--- design/flow/run.sh ---
#!/bin/bash
# the make line also repeats each setting of config.mk as NAME=value (left out here)
make -C /OpenROAD-flow-scripts/flow DESIGN_CONFIG=/design/flow/config.mk WORK_HOME=/design/flow/orfs CLKGATE_MAP_FILE= finish
--- design/flow/config.mk ---
export PLATFORM = sky130hd
export DESIGN_NAME = ACTIVEPRO
export DESIGN_NICKNAME = ACTIVEPRO
export VERILOG_FILES = /design/flow/design.v
export SDC_FILE = /design/flow/constraint.sdc
export NUM_CORES = 4
export LEC_CHECK = 0
export ABC_AREA = 1
export CAP_MARGIN = 20
export CELL_PAD_IN_SITES_DETAIL_PLACEMENT = 2
export CORE_MARGIN = 2
export CORE_UTILIZATION = 34
export CTS_CLUSTER_DIAMETER = 87
export CTS_CLUSTER_SIZE = 19
export GPL_ROUTABILITY_DRIVEN = 0
export MAX_ROUTING_LAYER = met4
export PLACE_DENSITY_LB_ADDON = 0.27
export SLEW_MARGIN = 0
export TNS_END_PERCENT = 25
--- design/flow/constraint.sdc ---
create_clock -name core_clock -period 7.07 [get_ports {SYS_CLOCK}]
set_input_delay 1.4140 -clock core_clock [delete_from_list [all_inputs] [get_ports {SYS_CLOCK}]]
set_output_delay 1.4140 -clock core_clock [all_outputs]
set_load 0.01 [all_outputs]
--- design/flow/design.v ---
module ACTIVEPRO (
    input       RESET,
    input       SYS_CLOCK,                
    output reg  ACTIVE_DATA ,             
    output reg  ACTIVE_CLOCK,             
    input [511:0] ACTIVE_MESSAGE,         
    input [5:0] ACTIVE_CHANNEL,           
    input  ACTIVE_WR                      
    );
    reg [63:0][7:0] ACTIVE_MESSAGE_LATCHED; 
    reg [7:0] MESSAGE_LENGTH;
    reg [14:0] state;
    wire clockstate;
    wire [2:0] bitcount;
    wire [7:0] bytecount;
    assign clockstate = state[0];
    assign bitcount[2:0] = state[3:1];
    assign bytecount[7:0] = state[11:4];
    wire [7:0] FIRST_BYTE;
    assign FIRST_BYTE = 8'h7F;
    wire [7:0] SECOND_BYTE;
    assign SECOND_BYTE = (ACTIVE_CHANNEL & 8'h3F) | 8'h40;
    reg [7:0] clock_divider;
    reg [7:0] NEW_LENGTH;
    always @*
    begin
        NEW_LENGTH = 8'd66;
        for (int x = 63; x >= 1; x--)
            if (ACTIVE_MESSAGE[8*x +: 8] == 8'h0)
                NEW_LENGTH = x + 2;         
    end
    always @ (posedge SYS_CLOCK)
    begin
        if (RESET)
        begin
            state <= 0;
            ACTIVE_CLOCK <= 0;
            ACTIVE_DATA <= 0;
        end
        else
        begin
            if (state)
            begin
                state <= state + 1;
                if (clockstate == 1)    
                begin
                    ACTIVE_CLOCK <= 0;
                    if (bytecount == 0)
                        ACTIVE_DATA <= FIRST_BYTE[7-bitcount];
                    else if (bytecount == 1)
                        ACTIVE_DATA <= SECOND_BYTE[7-bitcount];
                    else
                        ACTIVE_DATA <= ACTIVE_MESSAGE_LATCHED[MESSAGE_LENGTH - bytecount - 1][7-bitcount];
                end
                else if (clockstate == 0)  ACTIVE_CLOCK <= 1;
                if (bytecount >= MESSAGE_LENGTH) state <= 0;
            end
            else         
            begin
                if (ACTIVE_WR) 
                begin
                    state <= 1;      
                    ACTIVE_MESSAGE_LATCHED <= ACTIVE_MESSAGE;
                    MESSAGE_LENGTH <= NEW_LENGTH;
                end
            end
        end
    end
endmodule 
==> flow_metrics.tcl, run 1 <==
# metrics dict for downstream scripts
set metrics [dict create \
    status "no timing/DRC/antenna violations" \
    synth_seq_share 0.699 \
    cap_violations 0 \
    postCtsSetupRepairBufs 0 \
    crit_required_ns 7.38 \
    synth_top_area_share 0.684 \
    cts.path.max_buffers 3 \
    cp.depth 67 \
    finalCriticalPeriod_ns 5.81 \
    grt_pass1_wl_um 144000 \
    edf_count 519 \
    hold_path_end "ACTIVE_DATA" \
    finalWirelength_um 99900 \
    pre_cts_slack_ns 0.701 \
    fmax_mhz 172 \
    switching_power_mw 1.73 \
    fillers 6550 \
    viasPerCell 5.74 \
    grt-ovfl-total 0 \
    swShare 0.250 \
    worstSetupEndpointType "flop" \
    grt_pass1_vias 20600 \
    path_common_cell "nand2_1" \
    clkTransAtPathRegs_ns 0.08 \
    yosys-top-cells-area "edfxtp_1, o221ai_1, nand2_1, a21oi_1, nor4_1" \
    hold_class "flop to flop" \
    io_pins 523 \
    muxShareOfSynthArea 0 \
    crit_family "simple AND/OR/NAND/NOR gates" \
    dp_hpwl_um 72600 \
    pg_clk_mw 2.25 \
    worstReg2RegStart "MESSAGE_LENGTH[0]" \
    r2r_cells 15 \
    grt_max_degree 187 \
    cts-root-buf "clkbuf_16" \
    fp-row-count 94 \
    postRouteAntennaNets 0 \
    start_kind "primary input" \
    path_class "primary input to flop" \
    numCtsBuffers 36 \
    track_usage 0.291 \
    antenna_found_initial 41 \
    adder_share 0.00637 \
    h-tree-depth 2 \
    synth.cellmix.compoundShare 0.123 \
    clkPwrFrac 0.325 \
    syn_area_um2 22800 \
    yosys_most_used_dff "edfxtp_1" \
    r2r_slack_ns 2.08 \
    comb_power_share 0.127 \
    pg_comb_mw 0.880 \
    synth_chip_area_um2 22800 \
    core_util_floorplan 0.345 \
    worst_pin_slew_ns 1.19 \
    tool_warnings 37 \
    fin_area_um2 30200 \
    netlist_instances 1809 \
    yosysWarnings 1 \
    powerSeq_mw 3.78 \
    dpl_cell_area_um2 29000 \
    num_vias 18500 \
    crit_start "ACTIVE_MESSAGE[500]" \
    p_int_mw 5.18 \
    p_seq_frac 0.548 \
    fp_nets 2341 \
    die_height_um 263 \
    yosys_cells 1809 \
    fin_worst_skew_ns 0.0183 \
    drc 0 \
    setup_slack_ns 1.26 \
    xor_share 0.00653 \
    synth_top_cell_by_count "edfxtp_1" \
    synth_flops 536 \
    min_period_over_period 0.822 \
    clk_latency_ns 0.57 \
    whs_path_depth 2 \
    wl_per_cell_um 31.0 \
    total_power_mw 6.91 \
    rr_endpoint "ACTIVE_DATA" \
    crit_buf_inv 2 \
    peakVddDrop_mv 0.134 \
    seq_area_um2 15900 \
    drt_iter0_drc 1632 \
    fin_setup_tns_ns 0 \
    grt_setup_unrepaired "no" \
    area_growth_syn_to_layout_pct 32.7 \
    setup_viol 0 \
    top_area_cell "edfxtp_1" \
    clock_sinks 536 \
    floorplan.core_area_um2 66100 \
    die_area_um2 69100 \
    cp_slowest_cell "clkdlybuf4s50_1" \
    relSlewSlack 0.204 \
    cts_tree "done" \
    slew_viol_final 0 \
    ctsHoldBuffers 0 \
    cp_max_fo 2 \
    setup.worst_path.end "MESSAGE_LENGTH[0]" \
    fin_nets 2827 \
    top_cells_by_count "edfxtp_1, nand2_1, o221ai_1, a21oi_1, nor4_1" \
    p_per_area_nw_per_um2 229 \
    dp.cells 3121 \
    hold_viol 0 \
    dr.pass1.iters 6 \
    max_stage_delay_ns 0.46 \
    synthSimpleGateAreaFrac 0.142 \
    synth_cell_types 41 \
    portBuffers 522 \
    synth.avg_cell_area_um2 12.6 \
    die_x_um 263 \
    fin_cells 3217 \
    synthTopLogicFamily "simple AND/OR/NAND/NOR gates" \
    hold_path.startpoint "ACTIVE_DATA" \
    ctsResizeCount 0 \
    logic_area_um2 6370 \
    async_reset_ff_frac 0 \
    power_leader "registers" \
    p_leak_nw 10.6 \
    crit_arrival_ns 6.12 \
]
## cell type report
cell class,instances,area share
diodes,41,0.00339
clock buffers,46,0.0317
clock inverters,9,0.00521
inverters,43,0.00554
multi-input cells,1132,0.211
flip-flops and latches,536,0.527
well taps,864,0.0357
repair buffers,546,0.181
## through the flow
step                      utilization  hold slack (ns)
after floorplan                     -            0.452
after global placement          0.439            0.470
after detailed placement        0.439            0.478
after CTS                       0.456            0.494
after global routing            0.457            0.526
final                           0.458            0.493
## per-layer routing
layer / track usage / vias to the layer above / routed length, um
li1: - / 8011 / -
met1: 0.333 / 9529 / 38000
met2: 0.512 / 771 / 52700
met3: 0.0490 / 154 / 6150
met4: 0.105 / 0 / 3050
met5: - / - / 0
==> inputs of run 2 (changes only) <==
- CELL_PAD_IN_SITES_DETAIL_PLACEMENT: 2 -> unset
- CORE_UTILIZATION: 34 -> 72
- CTS_CLUSTER_DIAMETER: 87 -> unset
- CTS_CLUSTER_SIZE: 19 -> 98
- GPL_ROUTABILITY_DRIVEN: 0 -> unset
- MAX_ROUTING_LAYER: met4 -> unset
- PLACE_DENSITY: unset -> 0.6
- PLACE_DENSITY_LB_ADDON: 0.27 -> unset
- SLEW_MARGIN: 0 -> 20
- TNS_END_PERCENT: 25 -> unset
- clock period: 7.07 -> 6.78 ns (I/O delays scaled with it)
==> run 2 against run 1 <==
Compared with the run above:
- the flow now stops in global routing (5_1_grt)
- die size shrank 52%
- synthesized cell count did not move
- synthesized area unchanged
==> flow_metrics.tcl, run 2 <==
# flow metrics
set metrics [dict create \
    die_x_um 182 \
    yosys_most_used_dff "edfxtp_1" \
    synth_flops 536 \
    cts-root-buf "clkbuf_16" \
    adder_share 0.00637 \
    dp_hpwl_um 57300 \
    gp_congestion 0.945 \
    die_height_um 182 \
    syn_area_um2 22800 \
    core_util_floorplan 0.726 \
    synthTopLogicFamily "simple AND/OR/NAND/NOR gates" \
    synth.cellmix.compoundShare 0.123 \
    failed_stage "global routing (5_1_grt)" \
    postCtsSetupRepairBufs 0 \
    die_area_um2 33100 \
    io_pins 523 \
    status "aborted with a tool error" \
    netlist_instances 1809 \
    yosys_cells 1809 \
    cts.path.max_buffers 3 \
    synth_cell_types 41 \
    portBuffers 522 \
    synth_chip_area_um2 22800 \
    numCtsBuffers 52 \
    xor_share 0.00653 \
    dp.cells 2657 \
    synth_top_cell_by_count "edfxtp_1" \
    yosysWarnings 1 \
    ctsHoldBuffers 0 \
    edf_count 519 \
    synth.avg_cell_area_um2 12.6 \
    synth_seq_share 0.699 \
    yosys-top-cells-area "edfxtp_1, o221ai_1, nand2_1, a21oi_1, nor4_1" \
    synthSimpleGateAreaFrac 0.142 \
    h-tree-depth 2 \
    clock_sinks 536 \
    async_reset_ff_frac 0 \
    fp-row-count 65 \
    synth_top_area_share 0.684 \
    muxShareOfSynthArea 0 \
    ctsResizeCount 0 \
    top_area_cell "edfxtp_1" \
    floorplan.core_area_um2 31400 \
    top_cells_by_count "edfxtp_1, nand2_1, o221ai_1, a21oi_1, nor4_1" \
    fp_nets 2341 \
]
run 2: metrics by stage:
stage | instance area, um^2 | setup TNS [ns] | util | setup slack (ns) | power, mW
after CTS | 30000 | 0 | 0.956 | 0.454 | 7.59
after floorplan | 22800 | -3925.77 | - | -7.56 | 4.40
after detailed placement | 28500 | 0 | 0.907 | 1.01 | 4.87
after global placement | 28500 | 0 | 0.907 | 1.27 | 4.80
==> inputs of run 3 (changes only) <==
- CAP_MARGIN: 20 -> 35
- CTS_CLUSTER_SIZE: 98 -> 14
- GPL_ROUTABILITY_DRIVEN: unset -> 0
- HOLD_SLACK_MARGIN: unset -> 0.29
- PLACE_DENSITY: 0.6 -> unset
- PLACE_DENSITY_LB_ADDON: unset -> 0.27
- SETUP_SLACK_MARGIN: unset -> 0.28
- SLEW_MARGIN: 20 -> 40
- TNS_END_PERCENT: unset -> 65
- clock period: 6.78 -> 2.24 ns (I/O delays scaled with it)
==> run 3 against run 2 <==
Compared with the run above:
- the run fails in detailed placement (3_5_place_dp)
- synthesized cell count unchanged
- die size unchanged
- synthesized area unchanged
==> flow_metrics.tcl, run 3 <==
# flow metrics
set metrics [dict create \
    status "aborted with a tool error" \
    failed_stage "detailed placement (3_5_place_dp)" \
    tool.error "Error: detail_place.tcl, 38 bad optional access" \
    top_cells_by_count "edfxtp_1, nand2_1, o221ai_1, a21oi_1, nor4_1" \
    synth_chip_area_um2 22800 \
    portBuffers 522 \
    synth.avg_cell_area_um2 12.6 \
    die_x_um 182 \
    yosys_cells 1809 \
    synthTopLogicFamily "simple AND/OR/NAND/NOR gates" \
    adder_share 0.00637 \
    synth_top_cell_by_count "edfxtp_1" \
    xor_share 0.00653 \
    core_util_floorplan 0.726 \
    synth.cellmix.compoundShare 0.123 \
    top_area_cell "edfxtp_1" \
    synth_top_area_share 0.684 \
    synth_flops 536 \
    die_area_um2 33100 \
    yosysWarnings 1 \
    yosys_most_used_dff "edfxtp_1" \
    muxShareOfSynthArea 0 \
    async_reset_ff_frac 0 \
    synth_seq_share 0.699 \
    netlist_instances 1809 \
    edf_count 519 \
    yosys-top-cells-area "edfxtp_1, o221ai_1, nand2_1, a21oi_1, nor4_1" \
    floorplan.core_area_um2 31400 \
    synthSimpleGateAreaFrac 0.142 \
    fp_nets 2341 \
    fp-row-count 65 \
    syn_area_um2 22800 \
    die_height_um 182 \
    io_pins 523 \
    synth_cell_types 41 \
]
## run 3: stage by stage
| step | TNS [ns] | setup WS, ns | total power [mW] | instances | hold WS, ns |
|---|---|---|---|---|---|
| after global placement | -75.98 | -2.47 | 15.0 | 2965 | 0.459 |
| after floorplan | -6128.57 | -11.80 | 13.3 | 1809 | 0.454 |
==> inputs of run 4 (changes only) <==
- ABC_AREA: 1 -> 0
- CAP_MARGIN: 35 -> 15
- CELL_PAD_IN_SITES_DETAIL_PLACEMENT: unset -> 0
- CORE_MARGIN: 2 -> 6
- CORE_UTILIZATION: 72 -> 53
- CTS_CLUSTER_SIZE: 14 -> unset
- GPL_ROUTABILITY_DRIVEN: 0 -> 1
- GPL_TIMING_DRIVEN: unset -> 1
- HOLD_SLACK_MARGIN: 0.29 -> unset
- MIN_ROUTING_LAYER: unset -> met1
- PLACE_DENSITY: unset -> 0.36
- PLACE_DENSITY_LB_ADDON: 0.27 -> unset
- SETUP_SLACK_MARGIN: 0.28 -> 1.06
- SLEW_MARGIN: 40 -> 20
- TNS_END_PERCENT: 65 -> unset
- clock period: 2.24 -> 6.2 ns (I/O delays scaled with it)
==> run 4 against run 3 <==
Compared with the run above:
- die size increased by 45%
- the run now finishes clean
- synthesized cell count decreased by 28%
- synthesized area decreased by 0.64%
==> flow_metrics.tcl, run 4 <==
# metrics dict for downstream scripts
set metrics [dict create \
    yosysWarnings 1 \
    crit_family "AND-OR/OR-AND gates" \
    p_int_mw 6.75 \
    hold_path.startpoint "state[9]" \
    num_vias 15100 \
    async_reset_ff_frac 0 \
    cts.path.max_buffers 3 \
    muxShareOfSynthArea 0.130 \
    synth_top_area_share 0.688 \
    fp-row-count 75 \
    hold_viol 0 \
    fp_nets 1833 \
    slew_viol_final 0 \
    cts_tree "done" \
    syn_area_um2 22600 \
    peakVddDrop_mv 0.243 \
    crit_buf_inv 2 \
    cp_max_fo 32 \
    synth_seq_share 0.703 \
    die_x_um 219 \
    pg_comb_mw 0.930 \
    floorplan.core_area_um2 42000 \
    clock_sinks 536 \
    fin_worst_skew_ns 0.0162 \
    yosys-top-cells-area "edfxtp_1, mux4_2, nor4_1, nand2_1, dfxtp_1" \
    netlist_instances 1301 \
    hold_class "flop to flop" \
    cp.depth 12 \
    setup.worst_path.end "ACTIVE_DATA" \
    crit_required_ns 6.65 \
    synth.cellmix.compoundShare 0.0538 \
    edf_count 519 \
    xor_share 0.00735 \
    postRouteAntennaNets 0 \
    r2r_slack_ns 1.87 \
    synth_cell_types 61 \
    h-tree-depth 2 \
    finalWirelength_um 71200 \
    logic_area_um2 6450 \
    numCtsBuffers 54 \
    cap_violations 0 \
    swShare 0.214 \
    area_growth_syn_to_layout_pct 34.3 \
    grt-ovfl-total 0 \
    clkPwrFrac 0.393 \
    powerSeq_mw 4.29 \
    worstSetupEndpointType "flop" \
    antenna_found_initial 20 \
    setup_viol 0 \
    viasPerCell 6.23 \
    whs_path_depth 2 \
    grt_pass1_wl_um 103000 \
    switching_power_mw 1.84 \
    dpl_cell_area_um2 28500 \
    cp_slowest_cell "and2_2" \
    max_stage_delay_ns 0.60 \
    top_area_cell "edfxtp_1" \
    track_usage 0.294 \
    p_per_area_nw_per_um2 282 \
    synth_chip_area_um2 22600 \
    yosys_cells 1301 \
    rr_endpoint "ACTIVE_DATA" \
    die_area_um2 47800 \
    grt_max_degree 197 \
    total_power_mw 8.59 \
    clkTransAtPathRegs_ns 0.06 \
    status "no timing/DRC/antenna violations" \
    gp_congestion 0.880 \
    drc 0 \
    drt_iter0_drc 1860 \
    hold_ws_ns 0.502 \
    die_height_um 219 \
    yosys_most_used_dff "edfxtp_1" \
    dr.pass1.iters 5 \
    synthTopLogicFamily "multiplexers" \
    finalCriticalPeriod_ns 4.33 \
    comb_power_share 0.108 \
    grt_pass1_vias 16000 \
    path_class "flop to flop" \
    crit_arrival_ns 4.78 \
    core_util_floorplan 0.539 \
    hold_path_end "state[11]" \
    synth_top_cell_by_count "edfxtp_1" \
    start_kind "flop" \
    fin_nets 2374 \
    clk_latency_ns 0.61 \
    synth.avg_cell_area_um2 17.4 \
    dp_hpwl_um 53900 \
    tool_warnings 36 \
    worst_pin_slew_ns 1.10 \
    fmax_mhz 231 \
    ctsResizeCount 0 \
    worstReg2RegStart "state[4]" \
    power_leader "registers" \
    relSlewSlack 0.268 \
    crit_start "state[4]" \
    cts-root-buf "clkbuf_16" \
    top_cells_by_count "edfxtp_1, mux4_2, nor4_1, nand2_1, nor2_1" \
    postCtsSetupRepairBufs 0 \
    fillers 2817 \
    synth_flops 536 \
    synthSimpleGateAreaFrac 0.0834 \
    io_pins 523 \
    ctsHoldBuffers 0 \
    portBuffers 522 \
    r2r_cells 12 \
    adder_share 0.00641 \
    seq_area_um2 15900 \
    worstPathCellList "ha_1, inv_1, fa_1, inv_1, ha_1, and2_2, a22o_1, o21ai_0, o21ai_0, mux4_2, o2111ai_1, a41oi_1" \
    wl_per_cell_um 29.3 \
    min_period_over_period 0.698 \
    p_leak_nw 9.84 \
    fin_area_um2 30400 \
    p_seq_frac 0.499 \
    pg_clk_mw 3.37 \
    grt_setup_unrepaired "no" \
]
==> run 4: area by class of cell <==
class,instances,share of cell area
Antenna cell,9,0.000741
Timing Repair Buffer,534,0.178
Clock buffer,71,0.0492
Sequential cell,536,0.524
Multi-Input combinational cell,697,0.212
Tap cell,539,0.0222
Clock inverter,27,0.0108
Inverter,19,0.00259
==> run 4: routing by layer <==
layer,track usage,part of all wire,up-vias
met5,0,0.0019,-
met4,0.0671,0.017,22
met3,0.0866,0.10,109
met2,0.483,0.49,760
met1,0.393,0.39,7651
li1,-,-,6604
==> run 4: metrics by stage <==
stage	setup WS, ns	util	setup TNS, ns	std cells
finish	1.87	0.723	0	2432
global route	1.70	0.723	0	2429
CTS	1.90	0.723	0	2423
detailed placement	1.93	0.679	0	2325
global placement	1.68	0.678	0	2322
floorplan	-8.82	-	-4575.00	1301
==> inputs of run 5 (changes only) <==
- CAP_MARGIN: 15 -> 20
- CELL_PAD_IN_SITES_DETAIL_PLACEMENT: 0 -> unset
- CELL_PAD_IN_SITES_GLOBAL_PLACEMENT: unset -> 0
- CORE_ASPECT_RATIO: unset -> 0.53
- CORE_MARGIN: 6 -> 2
- CORE_UTILIZATION: 53 -> 44
- GPL_ROUTABILITY_DRIVEN: 1 -> unset
- GPL_TIMING_DRIVEN: 1 -> 0
- MAX_ROUTING_LAYER: unset -> met5
- MIN_ROUTING_LAYER: met1 -> met2
- PLACE_DENSITY: 0.36 -> unset
- PLACE_DENSITY_LB_ADDON: unset -> 0.21
- SETUP_SLACK_MARGIN: 1.06 -> 0.69
- SLEW_MARGIN: 20 -> 30
- TNS_END_PERCENT: unset -> 55
- clock period: 6.2 -> 4.59 ns (I/O delays scaled with it)
==> run 5 against run 4 <==
Compared with the run above:
- clock power increased by 27%
- still clean on timing, DRC and antenna
- maximum frequency increased by 13%
- combinational power increased by 71%
- sequential power increased by 34%
- utilization decreased by 9.5 points
- synthesized area unchanged
- wire length increased by 9.0%
- critical path depth increased by 4
- global-route usage increased by 12 points
- final cell count increased by 11%
==> flow_metrics.tcl, run 5 <==
# metrics dict for downstream scripts
set metrics [dict create \
    xor_share 0.00735 \
    numCtsBuffers 48 \
    max_stage_delay_ns 0.47 \
    area_growth_syn_to_layout_pct 40.9 \
    crit_buf_inv 4 \
    hold_class "flop to flop" \
    crit_arrival_ns 4.34 \
    cap_violations 0 \
    hold_path_end "ACTIVE_CLOCK" \
    core_util_floorplan 0.446 \
    worstSetupEndpointType "flop" \
    drt_iter0_drc 4291 \
    postRouteAntennaNets 0 \
    p_leak_nw 10.5 \
    cts.path.max_buffers 3 \
    pg_comb_mw 1.59 \
    cts-root-buf "clkbuf_16" \
    top_area_cell "edfxtp_1" \
    async_reset_ff_frac 0 \
    yosys_cells 1301 \
    fin_worst_skew_ns 0.0282 \
    crit_required_ns 5.11 \
    gp_congestion 1.01 \
    muxShareOfSynthArea 0.130 \
    fp-row-count 60 \
    fillers 3682 \
    clock_sinks 536 \
    worstPathCellList "inv_1, ha_1, inv_1, fa_1, inv_1, ha_4, nor2b_4, buf_4, a22o_1, a221oi_4, nor3_1, a31oi_1, o311a_1, mux2i_2, o2111ai_2, a41oi_1" \
    antenna_found_initial 0 \
    yosys_most_used_dff "edfxtp_1" \
    rr_endpoint "ACTIVE_DATA" \
    fmax_mhz 262 \
    dp_hpwl_um 59000 \
    peakVddDrop_mv 0.246 \
    p_seq_frac 0.495 \
    fin_nets 2500 \
    yosys-top-cells-area "edfxtp_1, mux4_2, nor4_1, nand2_1, dfxtp_1" \
    grt_pass1_wl_um 108000 \
    grt_pass1_vias 23800 \
    switching_power_mw 2.77 \
    r2r_slack_ns 0.77 \
    clkTransAtPathRegs_ns 0.07 \
    p_per_area_nw_per_um2 365 \
    setup_viol 0 \
    powerSeq_mw 5.77 \
    cp_max_fo 10 \
    hold_path.startpoint "ACTIVE_CLOCK" \
    wl_per_cell_um 28.7 \
    finalWirelength_um 77600 \
    slew_viol_final 0 \
    floorplan.core_area_um2 50700 \
    synth_chip_area_um2 22600 \
    yosysWarnings 1 \
    comb_power_share 0.136 \
    die_area_um2 53400 \
    die_height_um 169 \
    dr.pass1.iters 19 \
    dp.cells 2547 \
    worstReg2RegStart "MESSAGE_LENGTH[0]" \
    power_leader "registers" \
    status "no timing/DRC/antenna violations" \
    synthTopLogicFamily "multiplexers" \
    p_int_mw 8.89 \
    num_vias 21000 \
    die_x_um 316 \
    path_common_cell "inv_1" \
    utilization 0.629 \
    pg_clk_mw 4.29 \
    synth.avg_cell_area_um2 17.4 \
    synthSimpleGateAreaFrac 0.0834 \
    grt_max_degree 18 \
    cts_tree "done" \
    ctsHoldBuffers 0 \
    whs_path_depth 2 \
    portBuffers 522 \
    tool_warnings 30 \
    min_period_over_period 0.833 \
    setup.worst_path.end "ACTIVE_DATA" \
    relSlewSlack 0.337 \
    cp.depth 16 \
    fin_cells 2704 \
    grt_setup_unrepaired "yes" \
    synth_seq_share 0.703 \
    synth_top_cell_by_count "edfxtp_1" \
    r2r_cells 16 \
    start_kind "flop" \
    adder_share 0.00641 \
    synth_top_area_share 0.688 \
    syn_area_um2 22600 \
    edf_count 519 \
    clkPwrFrac 0.368 \
    drc 0 \
    track_usage 0.418 \
    viasPerCell 7.78 \
    synth_cell_types 61 \
    top_cells_by_count "edfxtp_1, mux4_2, nor4_1, nand2_1, nor2_1" \
    cp_slowest_cell "fa_1" \
    swShare 0.237 \
    crit_family "AND-OR/OR-AND gates" \
    synth.cellmix.compoundShare 0.0538 \
    hold_viol 0 \
    worst_pin_slew_ns 0.986 \
    path_class "flop to flop" \
    netlist_instances 1301 \
    synth_flops 536 \
    grt-ovfl-total 0 \
    crit_start "MESSAGE_LENGTH[0]" \
    h-tree-depth 2 \
    io_pins 523 \
    clk_latency_ns 0.60 \
    fp_nets 1833 \
    finalCriticalPeriod_ns 3.82 \
]
## run 5: through the flow
stage | hold WS (ns) | area [um^2] | worst slack (ns) | TNS [ns] | total power [mW]
floorplan | 0.452 | 22700 | -10.43 | -5410.59 | 6.52
global placement | 0.471 | 28800 | -14.86 | -7674.80 | 7.32
detailed placement | 0.484 | 29300 | -0.902 | -13.01 | 7.25
CTS | 0.494 | 31300 | 0.635 | 0 | 11.5
global route | 0.516 | 31900 | 0.664 | 0 | 11.9
finish | 0.501 | 31900 | 0.767 | 0 | 11.7
## run 5: layer usage
layer | track usage | vias up | part of all wire
met1 | - | 6995 | 0
met2 | 0.448 | 6481 | 0.46
met5 | 0.185 | - | 0.016
met3 | 0.623 | 701 | 0.45
li1 | - | 6817 | -
met4 | 0.0596 | 37 | 0.076
## run 5: layout make-up
type,instances,area (um^2),share of cell area
multi-input cells,697,6600,0.207
well taps,682,853,0.0267
repair buffers,617,6370,0.200
diodes,17,42.5,0.00133
inverters,19,78.8,0.00247
flip-flops and latches,536,15900,0.499
clock buffers,56,1270,0.0399
plain buffers,49,423,0.0133
clock inverters,31,328,0.0103
## run 5: timing repair
item,4_1_cts,5_1_grt
setup buffers,6,45
setup endpoints to repair,214,98
gates resized,87,39
endpoints found under the hold margin,0,0
gates cloned,0,2
pin swaps,2,5
==> inputs of run 6 (changes only) <==
- ABC_AREA: 0 -> 1
- CELL_PAD_IN_SITES_DETAIL_PLACEMENT: unset -> 2
- CELL_PAD_IN_SITES_GLOBAL_PLACEMENT: 0 -> unset
- CORE_ASPECT_RATIO: 0.53 -> unset
- CORE_MARGIN: 2 -> 4
- CORE_UTILIZATION: 44 -> 67
- CTS_CLUSTER_DIAMETER: unset -> 87
- CTS_CLUSTER_SIZE: unset -> 34
- GPL_ROUTABILITY_DRIVEN: unset -> 0
- MAX_ROUTING_LAYER: met5 -> met4
- MIN_ROUTING_LAYER: met2 -> unset
- PLACE_DENSITY_LB_ADDON: 0.21 -> 0.27
- SETUP_SLACK_MARGIN: 0.69 -> unset
- SLEW_MARGIN: 30 -> 40
- TNS_END_PERCENT: 55 -> 25
- clock period: 4.59 -> 3.87 ns (I/O delays scaled with it)
==> run 6 against run 5 <==
Compared with the run above:
- die size is 31% lower
- synthesized area is 0.65% higher
- the flow now stops in detailed placement (3_5_place_dp)
- synthesized cell count is 39% higher
==> flow_metrics.tcl, run 6 <==
# flow metrics
set metrics [dict create \
    synth_top_area_share 0.684 \
    failed_stage "detailed placement (3_5_place_dp)" \
    fp_nets 2341 \
    xor_share 0.00653 \
    yosys_most_used_dff "edfxtp_1" \
    synth.avg_cell_area_um2 12.6 \
    synthSimpleGateAreaFrac 0.142 \
    synth_chip_area_um2 22800 \
    synth_top_cell_by_count "edfxtp_1" \
    netlist_instances 1809 \
    portBuffers 521 \
    synth_flops 536 \
    yosys_cells 1809 \
    yosys-top-cells-area "edfxtp_1, o221ai_1, nand2_1, a21oi_1, nor4_1" \
    synth_cell_types 41 \
    syn_area_um2 22800 \
    top_cells_by_count "edfxtp_1, nand2_1, o221ai_1, a21oi_1, nor4_1" \
    async_reset_ff_frac 0 \
    adder_share 0.00637 \
    synth.cellmix.compoundShare 0.123 \
    synth_seq_share 0.699 \
    yosysWarnings 1 \
    io_pins 523 \
    tool.error "Error: detail_place.tcl, 38 bad optional access" \
    status "aborted with a tool error" \
    synthTopLogicFamily "simple AND/OR/NAND/NOR gates" \
    die_height_um 192 \
    edf_count 519 \
    top_area_cell "edfxtp_1" \
    muxShareOfSynthArea 0 \
    floorplan.core_area_um2 33500 \
    core_util_floorplan 0.680 \
    fp-row-count 67 \
    die_x_um 192 \
    die_area_um2 37000 \
]
==> inputs of run 7 (changes only) <==
- ABC_AREA: 1 -> unset
- CELL_PAD_IN_SITES_DETAIL_PLACEMENT: 2 -> unset
- CORE_MARGIN: 4 -> 2
- CORE_UTILIZATION: 67 -> 72
- CTS_CLUSTER_DIAMETER: 87 -> unset
- CTS_CLUSTER_SIZE: 34 -> 14
- GPL_TIMING_DRIVEN: 0 -> unset
- MAX_ROUTING_LAYER: met4 -> unset
- TNS_END_PERCENT: 25 -> unset
- clock period: 3.87 -> 2.85 ns (I/O delays scaled with it)
==> run 7 against run 6 <==
Compared with the run above:
- the flow stops in clock tree synthesis (4_1_cts)
- synthesized area is 0.64% lower
- synthesized cell count fell by 28%
- die size fell by 11%
==> flow_metrics.tcl, run 7 <==
# flow metrics
set metrics [dict create \
    failed_stage "clock tree synthesis (4_1_cts)" \
    synth_chip_area_um2 22600 \
    die_x_um 181 \
    tool.error "[ERROR DPL-0038] Utilization greater than 100%, impossible to legalize" \
    pre_cts_slack_ns -1.02 \
    xor_share 0.00735 \
    adder_share 0.00641 \
    die_area_um2 32900 \
    async_reset_ff_frac 0 \
    core_util_floorplan 0.736 \
    muxShareOfSynthArea 0.130 \
    synth.cellmix.compoundShare 0.0538 \
    die_height_um 181 \
    io_pins 523 \
    yosysWarnings 1 \
    portBuffers 522 \
    dp_hpwl_um 73400 \
    yosys_cells 1301 \
    synth_top_area_share 0.688 \
    synthSimpleGateAreaFrac 0.0834 \
    top_cells_by_count "edfxtp_1, mux4_2, nor4_1, nand2_1, nor2_1" \
    top_area_cell "edfxtp_1" \
    floorplan.core_area_um2 30700 \
    synth_seq_share 0.703 \
    synth_cell_types 61 \
    fp-row-count 64 \
    netlist_instances 1301 \
    status "aborted with a tool error" \
    synth_top_cell_by_count "edfxtp_1" \
    fp_nets 1833 \
    yosys_most_used_dff "edfxtp_1" \
    synth.avg_cell_area_um2 17.4 \
    syn_area_um2 22600 \
    yosys-top-cells-area "edfxtp_1, mux4_2, nor4_1, nand2_1, dfxtp_1" \
    synthTopLogicFamily "multiplexers" \
    edf_count 519 \
    synth_flops 536 \
    dpl_cell_area_um2 29400 \
]
run 7: through the flow:
step / cells / hold WS (ns)
global placement: 2296 / 0.465
floorplan: 1301 / 0.452
detailed placement: 2296 / 0.558
==> inputs of run 8 (changes only) <==
- ABC_AREA: unset -> 1
- CELL_PAD_IN_SITES_GLOBAL_PLACEMENT: unset -> 2
- CORE_UTILIZATION: 72 -> 20
- CTS_CLUSTER_SIZE: 14 -> unset
- GPL_ROUTABILITY_DRIVEN: 0 -> unset
- MIN_ROUTING_LAYER: unset -> met2
- PLACE_DENSITY_LB_ADDON: 0.27 -> 0.04
- SLEW_MARGIN: 40 -> 35
- clock period: 2.85 -> 10.0 ns (I/O delays scaled with it)
==> run 8 against run 7 <==
Compared with the run above:
- now clean on timing, DRC and antenna
- synthesized area is 0.65% higher
- synthesized cell count is 39% higher
- die size went up to 3.5 times the previous value
==> flow_metrics.tcl, run 8 <==
# metrics dict for downstream scripts
set metrics [dict create \
    status "no timing/DRC/antenna violations" \
    synth.cellmix.compoundShare 0.123 \
    r2r_cells 12 \
    numCtsBuffers 69 \
    synth_flops 536 \
    cp_max_fo 2 \
    pg_clk_mw 2.52 \
    hold_ws_ns 0.481 \
    p_int_mw 4.37 \
    clock_sinks 536 \
    portBuffers 522 \
    cts_tree "done" \
    fillers 11600 \
    synth_chip_area_um2 22800 \
    dr_wl_met2_um 56700 \
    adder_share 0.00637 \
    whs_path_depth 1 \
    fin_worst_skew_ns 0.0239 \
    comb_power_share 0.110 \
    peakVddDrop_mv 0.121 \
    drc 0 \
    fp-row-count 123 \
    muxShareOfSynthArea 0 \
    fmax_mhz 167 \
    path_class "primary input to flop" \
    postRouteAntennaNets 0 \
    grt-ovfl-total 0 \
    crit_family "simple AND/OR/NAND/NOR gates" \
    xor_share 0.00653 \
    clkTransAtPathRegs_ns 0.07 \
    wl_per_cell_um 27.2 \
    die_area_um2 117000 \
    synth_top_area_share 0.684 \
    yosys_most_used_dff "edfxtp_1" \
    die_height_um 342 \
    yosys-top-cells-area "edfxtp_1, o221ai_1, nand2_1, a21oi_1, nor4_1" \
    slew_viol_final 0 \
    hold_path_end "ACTIVE_CLOCK" \
    worstReg2RegStart "state[1]" \
    grt_max_degree 168 \
    rr_endpoint "ACTIVE_MESSAGE_LATCHED[210]" \
    powerSeq_mw 2.67 \
    hold_class "flop to flop" \
    grt_setup_unrepaired "no" \
    async_reset_ff_frac 0 \
    netlist_instances 1809 \
    core_util_floorplan 0.202 \
    synth_cell_types 41 \
    syn_area_um2 22800 \
    cap_violations 0 \
    ctsHoldBuffers 0 \
    tool_warnings 36 \
    h-tree-depth 3 \
    hold_viol 0 \
    synth_top_cell_by_count "edfxtp_1" \
    yosysWarnings 1 \
    grt_pass1_vias 27600 \
    setup_viol 0 \
    cp.depth 67 \
    dr.pass1.iters 6 \
    finalWirelength_um 108000 \
    ctsResizeCount 0 \
    route.top_layer_used "met5" \
    seq_area_um2 15900 \
    synthSimpleGateAreaFrac 0.142 \
    crit_arrival_ns 6.39 \
    crit_buf_inv 2 \
    min_period_over_period 0.598 \
    num_vias 23700 \
    p_seq_frac 0.458 \
    start_kind "primary input" \
    top_area_cell "edfxtp_1" \
    setup.worst_path.end "MESSAGE_LENGTH[0]" \
    synth_seq_share 0.699 \
    pg_comb_mw 0.639 \
    grt_pass1_wl_um 150000 \
    track_usage 0.277 \
    postCtsSetupRepairBufs 0 \
    swShare 0.251 \
    path_common_cell "nand2_1" \
    clk_latency_ns 0.65 \
    max_stage_delay_ns 0.44 \
    fp_nets 2341 \
    cts.path.max_buffers 3 \
    drt_iter0_drc 2742 \
    gp_congestion 0.815 \
    clkPwrFrac 0.432 \
    cp_slowest_cell "clkdlybuf4s50_1" \
    r2r_slack_ns 4.88 \
    top_cells_by_count "edfxtp_1, nand2_1, o221ai_1, a21oi_1, nor4_1" \
    relSlewSlack 0.415 \
    worst_pin_slew_ns 0.875 \
    antenna_found_initial 0 \
    synth.avg_cell_area_um2 12.6 \
    fin_nets 2866 \
    power_leader "registers" \
    p_per_area_nw_per_um2 180 \
    total_power_mw 5.83 \
    yosys_cells 1809 \
    synthTopLogicFamily "simple AND/OR/NAND/NOR gates" \
    p_leak_nw 11.2 \
    switching_power_mw 1.47 \
    io_pins 523 \
    finalCriticalPeriod_ns 5.98 \
    worstSetupEndpointType "flop" \
    die_x_um 342 \
    logic_area_um2 6380 \
    cts-root-buf "clkbuf_16" \
    crit_required_ns 10.41 \
    floorplan.core_area_um2 113000 \
    wl_met1_um 0 \
    area_growth_syn_to_layout_pct 41.8 \
    hold_path.startpoint "ACTIVE_CLOCK" \
    edf_count 519 \
    met3WireLength_um 46900 \
    viasPerCell 5.96 \
    crit_start "ACTIVE_MESSAGE[500]" \
    dp_hpwl_um 74500 \
]
[run 8: area by class of cell]
class                   count  area share
multi-input cells        1132       0.198
well taps                1500      0.0581
clock buffers              84      0.0571
clock inverters            36      0.0103
diodes                     86     0.00666
repair buffers            552       0.172
flip-flops and latches    536       0.493
inverters                  43     0.00538
[run 8: metrics by stage]
step           utilization  setup WS (ns)  TNS [ns]  instances  cell area (um^2)
2_1_floorplan            -          -4.99  -2588.82       1809             22800
3_3_place_gp         0.265           3.23         0       3761             29900
3_5_place_dp         0.265           3.30         0       3761             29900
4_1_cts              0.284           4.00         0       3881             32000
5_1_grt              0.285           3.05         0       3883             32100
6_report             0.286           4.02         0       3969             32300
[run 8: per-layer routing]
layer,up-vias,global-route usage
met5,-,0.0429
met3,368,0.392
li1,8124,-
met2,7035,0.325
met4,2,0.0378
met1,8126,-
==> inputs of run 9 (changes only) <==
- ABC_AREA: 1 -> unset
- CELL_PAD_IN_SITES_GLOBAL_PLACEMENT: 2 -> unset
- CORE_UTILIZATION: 20 -> 68
- CTS_CLUSTER_SIZE: unset -> 36
- MIN_ROUTING_LAYER: met2 -> unset
- PLACE_DENSITY: unset -> 0.6
- PLACE_DENSITY_LB_ADDON: 0.04 -> unset
- SLEW_MARGIN: 35 -> 20
- clock period: 10.0 -> 3.25 ns (I/O delays scaled with it)
==> run 9 against run 8 <==
Compared with the run above:
- the flow now stops in global routing (5_1_grt)
- die size fell by 70%
- synthesized area fell by 0.64%
- synthesized cell count decreased by 28%
==> flow_metrics.tcl, run 9 <==
# flow metrics
set metrics [dict create \
    yosys_cells 1301 \
    adder_share 0.00641 \
    track_usage 0.843 \
    pre_cts_slack_ns -0.328 \
    synth_cell_types 61 \
    edf_count 519 \
    synth.cellmix.compoundShare 0.0538 \
    synth_flops 536 \
    fp_nets 1833 \
    synth.avg_cell_area_um2 17.4 \
    portBuffers 522 \
    clock_sinks 536 \
    muxShareOfSynthArea 0.130 \
    ctsHoldBuffers 0 \
    status "aborted with a tool error" \
    synth_chip_area_um2 22600 \
    io_pins 523 \
    dpl_cell_area_um2 29000 \
    die_height_um 186 \
    grt-ovfl-total 417 \
    gp_congestion 0.976 \
    die_area_um2 34800 \
    synthSimpleGateAreaFrac 0.0834 \
    yosys_most_used_dff "edfxtp_1" \
    die_x_um 186 \
    numCtsBuffers 51 \
    tool.error "[ERROR GRT-0232] Routing congestion too high. Check the congestion heatmap in the GUI." \
    top_cells_by_count "edfxtp_1, mux4_2, nor4_1, nand2_1, nor2_1" \
    top_area_cell "edfxtp_1" \
    cts.path.max_buffers 3 \
    xor_share 0.00735 \
    floorplan.core_area_um2 32700 \
    syn_area_um2 22600 \
    cts-root-buf "clkbuf_16" \
    netlist_instances 1301 \
    synth_top_area_share 0.688 \
    async_reset_ff_frac 0 \
    h-tree-depth 2 \
    fp-row-count 66 \
    synthTopLogicFamily "multiplexers" \
    failed_stage "global routing (5_1_grt)" \
    yosysWarnings 1 \
    synth_seq_share 0.703 \
    core_util_floorplan 0.692 \
    yosys-top-cells-area "edfxtp_1, mux4_2, nor4_1, nand2_1, dfxtp_1" \
    dp_hpwl_um 57900 \
    synth_top_cell_by_count "edfxtp_1" \
]
run 9: through the flow:
stage	power, mW	utilization	setup TNS (ns)	instances	hold WS [ns]
floorplan	9.21	-	-6106.08	1301	0.452
detailed placement	10.2	0.887	-0.855	2288	0.483
CTS	16.3	0.943	-0.138	2390	0.502
global placement	10.1	0.887	-0.311	2288	0.464
run 9: timing repair:
item | CTS
setup endpoints to repair | 1
cloned | 1
gates resized | 23
pin swaps | 6
setup buffers | 8
run 9: routing by layer:
metal	global-route usage	overflow
met1	0.822	11
met2	0.993	223
met3	0.718	25
met4	0.883	155
met5	0.343	3
==> inputs of run 10 (changes only) <==
- CORE_UTILIZATION: 68 -> 72
- CTS_CLUSTER_DIAMETER: unset -> 300
- CTS_CLUSTER_SIZE: 36 -> 97
- TNS_END_PERCENT: unset -> 5
- clock period: 3.25 -> 3.38 ns (I/O delays scaled with it)
==> run 10 against run 9 <==
Compared with the run above:
- the run fails in clock tree synthesis (4_1_cts)
- synthesized area stayed put
- die size is 5.4% lower
- synthesized cell count unchanged
==> flow_metrics.tcl, run 10 <==
# flow metrics
set metrics [dict create \
    synthTopLogicFamily "multiplexers" \
    status "aborted with a tool error" \
    yosys-top-cells-area "edfxtp_1, mux4_2, nor4_1, nand2_1, dfxtp_1" \
    synth.cellmix.compoundShare 0.0538 \
    io_pins 523 \
    edf_count 519 \
    dpl_cell_area_um2 28800 \
    synth_chip_area_um2 22600 \
    synthSimpleGateAreaFrac 0.0834 \
    top_cells_by_count "edfxtp_1, mux4_2, nor4_1, nand2_1, nor2_1" \
    dp_hpwl_um 62600 \
    gp_congestion 0.988 \
    top_area_cell "edfxtp_1" \
    netlist_instances 1301 \
    syn_area_um2 22600 \
    fp-row-count 64 \
    yosysWarnings 1 \
    portBuffers 522 \
    die_height_um 181 \
    dp.cells 2234 \
    muxShareOfSynthArea 0.130 \
    synth_seq_share 0.703 \
    synth_cell_types 61 \
    yosys_cells 1301 \
    core_util_floorplan 0.736 \
    fp_nets 1833 \
    async_reset_ff_frac 0 \
    adder_share 0.00641 \
    pre_cts_slack_ns -0.322 \
    floorplan.core_area_um2 30700 \
    xor_share 0.00735 \
    synth_top_area_share 0.688 \
    synth.avg_cell_area_um2 17.4 \
    failed_stage "clock tree synthesis (4_1_cts)" \
    synth_top_cell_by_count "edfxtp_1" \
    yosys_most_used_dff "edfxtp_1" \
    die_x_um 181 \
    tool.error "[ERROR DPL-0033] detailed placement checks failed during check placement." \
    synth_flops 536 \
    die_area_um2 32900 \
]
[run 10: through the flow]
stage / util / setup TNS (ns)
global placement: 0.937 / -0.0777
detailed placement: 0.937 / -0.724
floorplan: - / -6038.58
==> inputs of run 11 (changes only) <==
- ABC_AREA: unset -> 1
- CTS_CLUSTER_DIAMETER: 300 -> unset
- CTS_CLUSTER_SIZE: 97 -> 14
- GPL_ROUTABILITY_DRIVEN: unset -> 0
- PLACE_DENSITY: 0.6 -> unset
- PLACE_DENSITY_LB_ADDON: unset -> 0.27
- SETUP_SLACK_MARGIN: unset -> 0.28
- SLEW_MARGIN: 20 -> 40
- TNS_END_PERCENT: 5 -> unset
- clock period: 3.38 -> 2.22 ns (I/O delays scaled with it)
==> run 11 against run 10 <==
Compared with the run above:
- the run fails in detailed placement (3_5_place_dp)
- synthesized area increased by 0.65%
- die size rose by 0.64%
- synthesized cell count grew 39%
==> flow_metrics.tcl, run 11 <==
# flow metrics
set metrics [dict create \
    status "aborted with a tool error" \
    failed_stage "detailed placement (3_5_place_dp)" \
    tool.error "[ERROR DPL-0033] detailed placement checks failed during check placement." \
    async_reset_ff_frac 0 \
    die_area_um2 33100 \
    synth.cellmix.compoundShare 0.123 \
    top_area_cell "edfxtp_1" \
    fp-row-count 65 \
    syn_area_um2 22800 \
    synthSimpleGateAreaFrac 0.142 \
    synth_cell_types 41 \
    fp_nets 2341 \
    yosys-top-cells-area "edfxtp_1, o221ai_1, nand2_1, a21oi_1, nor4_1" \
    synth_chip_area_um2 22800 \
    portBuffers 522 \
    synth.avg_cell_area_um2 12.6 \
    yosys_cells 1809 \
    synth_seq_share 0.699 \
    synth_top_cell_by_count "edfxtp_1" \
    muxShareOfSynthArea 0 \
    adder_share 0.00637 \
    netlist_instances 1809 \
    yosysWarnings 1 \
    top_cells_by_count "edfxtp_1, nand2_1, o221ai_1, a21oi_1, nor4_1" \
    die_x_um 182 \
    io_pins 523 \
    synthTopLogicFamily "simple AND/OR/NAND/NOR gates" \
    floorplan.core_area_um2 31400 \
    yosys_most_used_dff "edfxtp_1" \
    edf_count 519 \
    die_height_um 182 \
    xor_share 0.00653 \
    synth_flops 536 \
    synth_top_area_share 0.684 \
    core_util_floorplan 0.726 \
]
## run 11: per-stage QoR
stage / worst slack [ns] / std cells / cell area (um^2) / hold WS (ns)
after floorplan: -11.82 / 1809 / 22900 / 0.454
after global placement: -2.54 / 2908 / 30800 / 0.464
==> inputs of run 12 (changes only) <==
- ABC_AREA: 1 -> unset
- CORE_UTILIZATION: 72 -> 61
- CTS_CLUSTER_DIAMETER: unset -> 358
- CTS_CLUSTER_SIZE: 14 -> 48
- GPL_ROUTABILITY_DRIVEN: 0 -> unset
- PLACE_DENSITY_LB_ADDON: 0.27 -> unset
- SETUP_SLACK_MARGIN: 0.28 -> 0.74
- SLEW_MARGIN: 40 -> 20
- clock period: 2.22 -> 2.55 ns (I/O delays scaled with it)
==> run 12 against run 11 <==
Compared with the run above:
- the flow stops in global routing (5_1_grt)
- synthesized area down 0.64%
- synthesized cell count down 28%
- die size increased by 17%
==> flow_metrics.tcl, run 12 <==
# flow metrics
set metrics [dict create \
    dp_hpwl_um 58100 \
    cts-root-buf "clkbuf_16" \
    edf_count 519 \
    clock_sinks 536 \
    status "aborted with a tool error" \
    top_area_cell "edfxtp_1" \
    die_height_um 197 \
    cts.path.max_buffers 3 \
    synth_cell_types 61 \
    synth.cellmix.compoundShare 0.0538 \
    fp-row-count 70 \
    yosys_cells 1301 \
    adder_share 0.00641 \
    die_area_um2 38700 \
    xor_share 0.00735 \
    syn_area_um2 22600 \
    synth_flops 536 \
    ctsHoldBuffers 0 \
    async_reset_ff_frac 0 \
    netlist_instances 1301 \
    muxShareOfSynthArea 0.130 \
    yosys_most_used_dff "edfxtp_1" \
    gp_congestion 0.954 \
    io_pins 523 \
    synth_top_cell_by_count "edfxtp_1" \
    synth_seq_share 0.703 \
    core_util_floorplan 0.619 \
    top_cells_by_count "edfxtp_1, mux4_2, nor4_1, nand2_1, nor2_1" \
    synth_chip_area_um2 22600 \
    synthSimpleGateAreaFrac 0.0834 \
    failed_stage "global routing (5_1_grt)" \
    floorplan.core_area_um2 36600 \
    synth_top_area_share 0.688 \
    pre_cts_slack_ns -0.805 \
    portBuffers 522 \
    numCtsBuffers 15 \
    die_x_um 197 \
    fp_nets 1833 \
    yosysWarnings 1 \
    synth.avg_cell_area_um2 17.4 \
    yosys-top-cells-area "edfxtp_1, mux4_2, nor4_1, nand2_1, dfxtp_1" \
    synthTopLogicFamily "multiplexers" \
    h-tree-depth 1 \
]
run 12: what timing repair did:
item                                    in CTS
endpoints found under the setup margin     544
buffers inserted                            18
pin swaps                                   71
gates cloned                                21
resized                                    297
run 12: through the flow:
step,instance area [um^2],instances
after floorplan,22800,1301
after global placement,30400,2467
after detailed placement,30400,2467
after CTS,32000,2527
==> inputs of run 13 (changes only) <==
- ABC_AREA: unset -> 1
- CORE_UTILIZATION: 61 -> 62
- CTS_CLUSTER_DIAMETER: 358 -> 335
- CTS_CLUSTER_SIZE: 48 -> unset
- PLACE_DENSITY: unset -> 0.6
- SETUP_SLACK_MARGIN: 0.74 -> unset
==> run 13 against run 12 <==
Compared with the run above:
- the layout now fails its checks (setup timing)
- synthesized cell count rose by 39%
- synthesized area rose by 0.65%
- die size fell by 0.96%
==> flow_metrics.tcl, run 13 <==
# metrics dict for downstream scripts
set metrics [dict create \
    clkTransAtPathRegs_ns 0.06 \
    synth_seq_share 0.699 \
    slew_viol_final 0 \
    track_usage 0.499 \
    powerSeq_mw 10.5 \
    cts_tree "done" \
    p_leak_nw 12.8 \
    crit_family "simple AND/OR/NAND/NOR gates" \
    muxShareOfSynthArea 0 \
    yosys_cells 1809 \
    drc 0 \
    p_int_mw 16.8 \
    power_leader "registers" \
    xor_share 0.00653 \
    die_area_um2 38300 \
    syn_area_um2 22800 \
    dr.pass1.iters 8 \
    fmax_mhz 208 \
    grt_max_degree 46 \
    synth_top_cell_by_count "edfxtp_1" \
    floorplan.core_area_um2 36400 \
    synth_chip_area_um2 22800 \
    hold_path.startpoint "ACTIVE_MESSAGE[496]" \
    hold_path_end "ACTIVE_MESSAGE_LATCHED[496]" \
    path_common_cell "nand2_1" \
    hold_ws_ns 0.0608 \
    die_height_um 196 \
    relSlewSlack 0.539 \
    synthTopLogicFamily "simple AND/OR/NAND/NOR gates" \
    cts-root-buf "clkbuf_16" \
    dp_hpwl_um 60800 \
    min_period_over_period 1.89 \
    grt_pass1_vias 22300 \
    pg_comb_mw 3.18 \
    swShare 0.260 \
    synth.cellmix.compoundShare 0.123 \
    worst_pin_slew_ns 0.691 \
    edf_count 519 \
    top_area_cell "edfxtp_1" \
    cp_max_fo 2 \
    crit_required_ns 3.04 \
    fin_worst_skew_ns 0.0283 \
    core_util_floorplan 0.626 \
    utilization 0.925 \
    synthSimpleGateAreaFrac 0.142 \
    adder_share 0.00637 \
    synth_flops 536 \
    hold_viol 0 \
    top_cells_by_count "edfxtp_1, nand2_1, o221ai_1, a21oi_1, nor4_1" \
    cts.path.max_buffers 3 \
    max_stage_delay_ns 0.17 \
    h-tree-depth 2 \
    cap_violations 0 \
    crit_buf_inv 1 \
    area_growth_syn_to_layout_pct 47.9 \
    gp_congestion 0.938 \
    status "finished with violations" \
    rr_endpoint "ACTIVE_DATA" \
    p_per_area_nw_per_um2 672 \
    p_seq_frac 0.465 \
    clkPwrFrac 0.395 \
    cp_slowest_cell "nor2_2" \
    setup_viol 140 \
    switching_power_mw 5.88 \
    whs_path_depth 1 \
    postRouteAntennaNets 0 \
    die_x_um 196 \
    tool_warnings 34 \
    io_pins 523 \
    cp.depth 66 \
    async_reset_ff_frac 0 \
    fp-row-count 70 \
    viasPerCell 7.29 \
    path_class "primary input to flop" \
    synth_top_area_share 0.684 \
    yosys-top-cells-area "edfxtp_1, o221ai_1, nand2_1, a21oi_1, nor4_1" \
    r2r_cells 16 \
    yosysWarnings 1 \
    grt_setup_unrepaired "yes" \
    clock_sinks 536 \
    worstReg2RegStart "MESSAGE_LENGTH[0]" \
    worstSetupEndpointType "flop" \
    peakVddDrop_mv 0.582 \
    yosys_most_used_dff "edfxtp_1" \
    synth_cell_types 41 \
    wl_per_cell_um 33.5 \
    grt_pass1_wl_um 140000 \
    netlist_instances 1809 \
    crit_arrival_ns 5.30 \
    finalCriticalPeriod_ns 4.81 \
    hold_class "primary input to flop" \
    start_kind "primary input" \
    comb_power_share 0.140 \
    setup.worst_path.end "MESSAGE_LENGTH[0]" \
    grt-ovfl-total 0 \
    drt_iter0_drc 4056 \
    total_power_mw 22.7 \
    num_vias 23100 \
    r2r_slack_ns -0.96 \
    finalWirelength_um 106000 \
    setup_slack_ns -2.26 \
    clk_latency_ns 0.64 \
    fin_nets 3152 \
    failed_checks "setup timing" \
    portBuffers 522 \
    antenna_found_initial 34 \
    pg_clk_mw 8.94 \
    crit_start "ACTIVE_MESSAGE[509]" \
    fp_nets 2341 \
    numCtsBuffers 54 \
    synth.avg_cell_area_um2 12.6 \
]
==> run 13: per-layer routing <==
layer	vias up	part of all wire	global-route usage	routed length, um
met2	2925	0.44	0.812	46900
met5	-	0.0011	0	118
met4	18	0.11	0.349	12100
met1	10400	0.28	0.559	29100
li1	8694	-	-	-
met3	978	0.17	0.167	17600
==> run 13: per-stage QoR <==
step                TNS (ns)  cells  worst slack [ns]  area, um^2
detailed placement     -5.94   3008             -2.53       31100
finish                 -7.00   3162             -2.26       33700
global route          -35.33   3153             -2.54       33700
floorplan           -5966.64   1809            -11.49       22900
CTS                    -3.31   3126             -1.55       33400
global placement       -5.08   3008             -2.32       31100
==> run 13: final cells by class <==
type                       instances  area (um^2)
sequential                       536        15900
timing repair buffer             853         8190
multi-input combinational       1132         6840
fill                            1135         2730
clock buffer                      68         1430
tap                              468          586
clock inverter                    33          442
inverter                          43          198
antenna                           29         72.6
==> run 13: timing repair <==
| action | in CTS | in global routing |
|---|---|---|
| cloned | 2 | 1 |
| buffers inserted | 21 | 7 |
| endpoints found under the setup margin | 457 | 518 |
| gates resized | 216 | 86 |
| hold buffers | 0 | 0 |
| pin swaps | 81 | 64 |
==> inputs of run 14 (changes only) <==
- ABC_AREA: 1 -> unset
- CORE_UTILIZATION: 62 -> 61
- CTS_CLUSTER_DIAMETER: 335 -> unset
- CTS_CLUSTER_SIZE: unset -> 94
- GPL_ROUTABILITY_DRIVEN: unset -> 0
- PLACE_DENSITY: 0.6 -> unset
- PLACE_DENSITY_LB_ADDON: unset -> 0.03
- SETUP_SLACK_MARGIN: unset -> 0.53
- SLEW_MARGIN: 20 -> 40
- clock period: 2.55 -> 3.36 ns (I/O delays scaled with it)
==> run 14 against run 13 <==
Compared with the run above:
- still fails the layout checks on setup timing
- first-iteration DRC count shrank 47%
- synthesized area shrank 0.64%
- synthesized cell count shrank 28%
- clock skew shrank 0.0057 ns
- utilization shrank 7.7 points
- critical path depth shrank 49
- worst setup slack gained 2.2 ns
- die size grew 0.97%
- worst hold slack gained 0.43 ns
- largest cell class unchanged
==> flow_metrics.tcl, run 14 <==
# metrics dict for downstream scripts
set metrics [dict create \
    status "finished with violations" \
    failed_checks "setup timing" \
    power_leader "registers" \
    edf_count 519 \
    top_area_cell "edfxtp_1" \
    p_per_area_nw_per_um2 497 \
    synth.cellmix.compoundShare 0.0538 \
    adder_share 0.00641 \
    floorplan.core_area_um2 36600 \
    synth_chip_area_um2 22600 \
    pg_clk_mw 5.60 \
    worst_pin_slew_ns 0.719 \
    crit_buf_inv 6 \
    yosys_most_used_dff "edfxtp_1" \
    fin_nets 2452 \
    postRouteAntennaNets 0 \
    core_util_floorplan 0.619 \
    drc 0 \
    cts.path.max_buffers 3 \
    cp_slowest_cell "fa_1" \
    clk_latency_ns 0.60 \
    cp.depth 17 \
    min_period_over_period 1.02 \
    r2r_cells 17 \
    tool_warnings 30 \
    swShare 0.222 \
    p_leak_nw 10.2 \
    wl_per_cell_um 29.8 \
    die_x_um 197 \
    slew_viol_final 0 \
    fin_cells 2445 \
    crit_family "AND-OR/OR-AND gates" \
    syn_area_um2 22600 \
    crit_required_ns 3.79 \
    fmax_mhz 292 \
    die_area_um2 38700 \
    hold_path_end "state[8]" \
    track_usage 0.366 \
    setup_viol 1 \
    p_int_mw 12.0 \
    drt_iter0_drc 2132 \
    grt_pass1_wl_um 102000 \
    netlist_instances 1301 \
    num_vias 16200 \
    setup.worst_path.end "ACTIVE_DATA" \
    yosysWarnings 1 \
    clkTransAtPathRegs_ns 0.06 \
    pg_comb_mw 1.92 \
    portBuffers 522 \
    logic_area_um2 6580 \
    finalWirelength_um 72900 \
    h-tree-depth 2 \
    synth_top_cell_by_count "edfxtp_1" \
    finalCriticalPeriod_ns 3.43 \
    area_growth_syn_to_layout_pct 37.1 \
    top_cells_by_count "edfxtp_1, mux4_2, nor4_1, nand2_1, nor2_1" \
    comb_power_share 0.124 \
    cp_max_fo 7 \
    yosys-top-cells-area "edfxtp_1, mux4_2, nor4_1, nand2_1, dfxtp_1" \
    synth_top_area_share 0.688 \
    powerSeq_mw 7.91 \
    fp_nets 1833 \
    synthSimpleGateAreaFrac 0.0834 \
    synth.avg_cell_area_um2 17.4 \
    dp_hpwl_um 53000 \
    fp-row-count 70 \
    hold_class "flop to flop" \
    die_height_um 197 \
    worstPathCellList "inv_2, ha_2, inv_1, fa_1, inv_1, ha_4, buf_4, nor2_4, clkbuf_16, buf_4, a22oi_1, nand2_1, a31oi_1, o311a_1, mux2i_1, o2111ai_2, a41oi_2" \
    hold_viol 0 \
    setup_slack_ns -0.0672 \
    numCtsBuffers 52 \
    synthTopLogicFamily "multiplexers" \
    switching_power_mw 3.43 \
    fin_worst_skew_ns 0.0225 \
    crit_start "MESSAGE_LENGTH[0]" \
    rr_endpoint "ACTIVE_DATA" \
    synth_cell_types 61 \
    max_stage_delay_ns 0.48 \
    io_pins 523 \
    cts_tree "done" \
    synth_seq_share 0.703 \
    worstReg2RegStart "MESSAGE_LENGTH[0]" \
    grt-ovfl-total 0 \
    crit_arrival_ns 3.86 \
    xor_share 0.00735 \
    grt_max_degree 89 \
    hold_path.startpoint "state[8]" \
    grt_setup_unrepaired "yes" \
    antenna_found_initial 15 \
    grt_pass1_vias 16600 \
    start_kind "flop" \
    fin_area_um2 31000 \
    clkPwrFrac 0.363 \
    peakVddDrop_mv 0.407 \
    path_class "flop to flop" \
    relSlewSlack 0.520 \
    async_reset_ff_frac 0 \
    seq_area_um2 15900 \
    whs_path_depth 2 \
    cts-root-buf "clkbuf_16" \
    dpl_cell_area_um2 29000 \
    clock_sinks 536 \
    dp.cells 2315 \
    synth_flops 536 \
    muxShareOfSynthArea 0.130 \
    p_seq_frac 0.513 \
    viasPerCell 6.62 \
    cap_violations 0 \
    r2r_slack_ns -0.07 \
    dr.pass1.iters 8 \
    fillers 1773 \
    worstSetupEndpointType "flop" \
    yosys_cells 1301 \
]
## run 14: per-layer routing
metal,global-route usage,part of all wire
met5,0,0
met4,0.142,0.040
met3,0.0868,0.12
met2,0.629,0.51
met1,0.455,0.33
## run 14: area by class of cell
cell class	instances	share of cell area
tap	468	0.0189
inverter	19	0.00254
timing repair buffer	613	0.200
clock buffer	70	0.0454
sequential	536	0.513
antenna	18	0.00145
multi-input combinational	698	0.212
clock inverter	23	0.00597
## run 14: through the flow
stage	total power, mW	TNS, ns	setup WS (ns)	utilization	hold WS [ns]
global placement	9.75	-0.176	-0.131	0.793	0.468
global route	15.8	-0.148	-0.148	0.848	0.519
CTS	15.3	0	0.0807	0.840	0.490
detailed placement	9.82	-0.334	-0.170	0.793	0.482
floorplan	8.91	-6048.96	-11.66	-	0.452
finish	15.4	-0.0672	-0.0672	0.848	0.496
## run 14: timing repair
item / CTS / global route
setup buffers: 5 / 9
cloned: 1 / 4
endpoints found under the setup margin: 3 / 150
resized: 18 / 24
pin swaps: 3 / 13
endpoints found under the hold margin: 0 / 0
hold buffers: 0 / 0
==> inputs of run 15 (changes only) <==
- CORE_ASPECT_RATIO: unset -> 0.9
- CORE_UTILIZATION: 61 -> 59
- CTS_CLUSTER_SIZE: 94 -> 40
- GPL_ROUTABILITY_DRIVEN: 0 -> unset
- PLACE_DENSITY: unset -> 0.6
- PLACE_DENSITY_LB_ADDON: 0.03 -> unset
- SETUP_SLACK_MARGIN: 0.53 -> 0.64
- SLEW_MARGIN: 40 -> 20
- clock period: 3.36 -> 2.55 ns (I/O delays scaled with it)
==> run 15 against run 14 <==
Compared with the run above:
- the flow now stops in global routing (5_1_grt)
- synthesized area is the same
- synthesized cell count is the same
- die size grew 3.3%
==> flow_metrics.tcl, run 15 <==
# flow metrics
set metrics [dict create \
    gp_congestion 0.939 \
    yosys_cells 1301 \
    fp-row-count 68 \
    xor_share 0.00735 \
    edf_count 519 \
    die_x_um 211 \
    pre_cts_slack_ns -0.865 \
    top_cells_by_count "edfxtp_1, mux4_2, nor4_1, nand2_1, nor2_1" \
    track_usage 0.937 \
    clock_sinks 536 \
    top_area_cell "edfxtp_1" \
    synth_top_area_share 0.688 \
    synth_chip_area_um2 22600 \
    portBuffers 522 \
    cts-root-buf "clkbuf_16" \
    fp_nets 1833 \
    syn_area_um2 22600 \
    tool.error "[ERROR GRT-0232] Routing congestion too high. Check the congestion heatmap in the GUI." \
    dpl_cell_area_um2 30300 \
    synth_top_cell_by_count "edfxtp_1" \
    numCtsBuffers 53 \
    synth_flops 536 \
    floorplan.core_area_um2 38100 \
    dp_hpwl_um 56100 \
    adder_share 0.00641 \
    die_area_um2 40000 \
    synth.avg_cell_area_um2 17.4 \
    synth_cell_types 61 \
    failed_stage "global routing (5_1_grt)" \
    async_reset_ff_frac 0 \
    synth.cellmix.compoundShare 0.0538 \
    core_util_floorplan 0.594 \
    synth_seq_share 0.703 \
    synthTopLogicFamily "multiplexers" \
    grt-ovfl-total 1290 \
    yosysWarnings 1 \
    yosys-top-cells-area "edfxtp_1, mux4_2, nor4_1, nand2_1, dfxtp_1" \
    h-tree-depth 2 \
    yosys_most_used_dff "edfxtp_1" \
    io_pins 523 \
    status "aborted with a tool error" \
    ctsHoldBuffers 0 \
    synthSimpleGateAreaFrac 0.0834 \
    netlist_instances 1301 \
    muxShareOfSynthArea 0.130 \
    cts.path.max_buffers 3 \
    die_height_um 190 \
]
run 15: layer usage:
layer | GRT overflow | track usage
met5 | 3 | 0.603
met1 | 45 | 0.886
met3 | 37 | 0.822
met4 | 457 | 1.02
met2 | 748 | 1.07
run 15: through the flow:
step                TNS [ns]  std cells
floorplan           -6469.95       1301
global placement       -3.48       2490
detailed placement     -3.75       2490
CTS                    -2.23       2693
run 15: what timing repair did:
item	CTS
endpoints found under the setup margin	544
hold endpoints to repair	0
pin swaps	78
gates resized	288
setup buffers	65
cloned	42
Power is estimated from default activity; no workload was simulated.
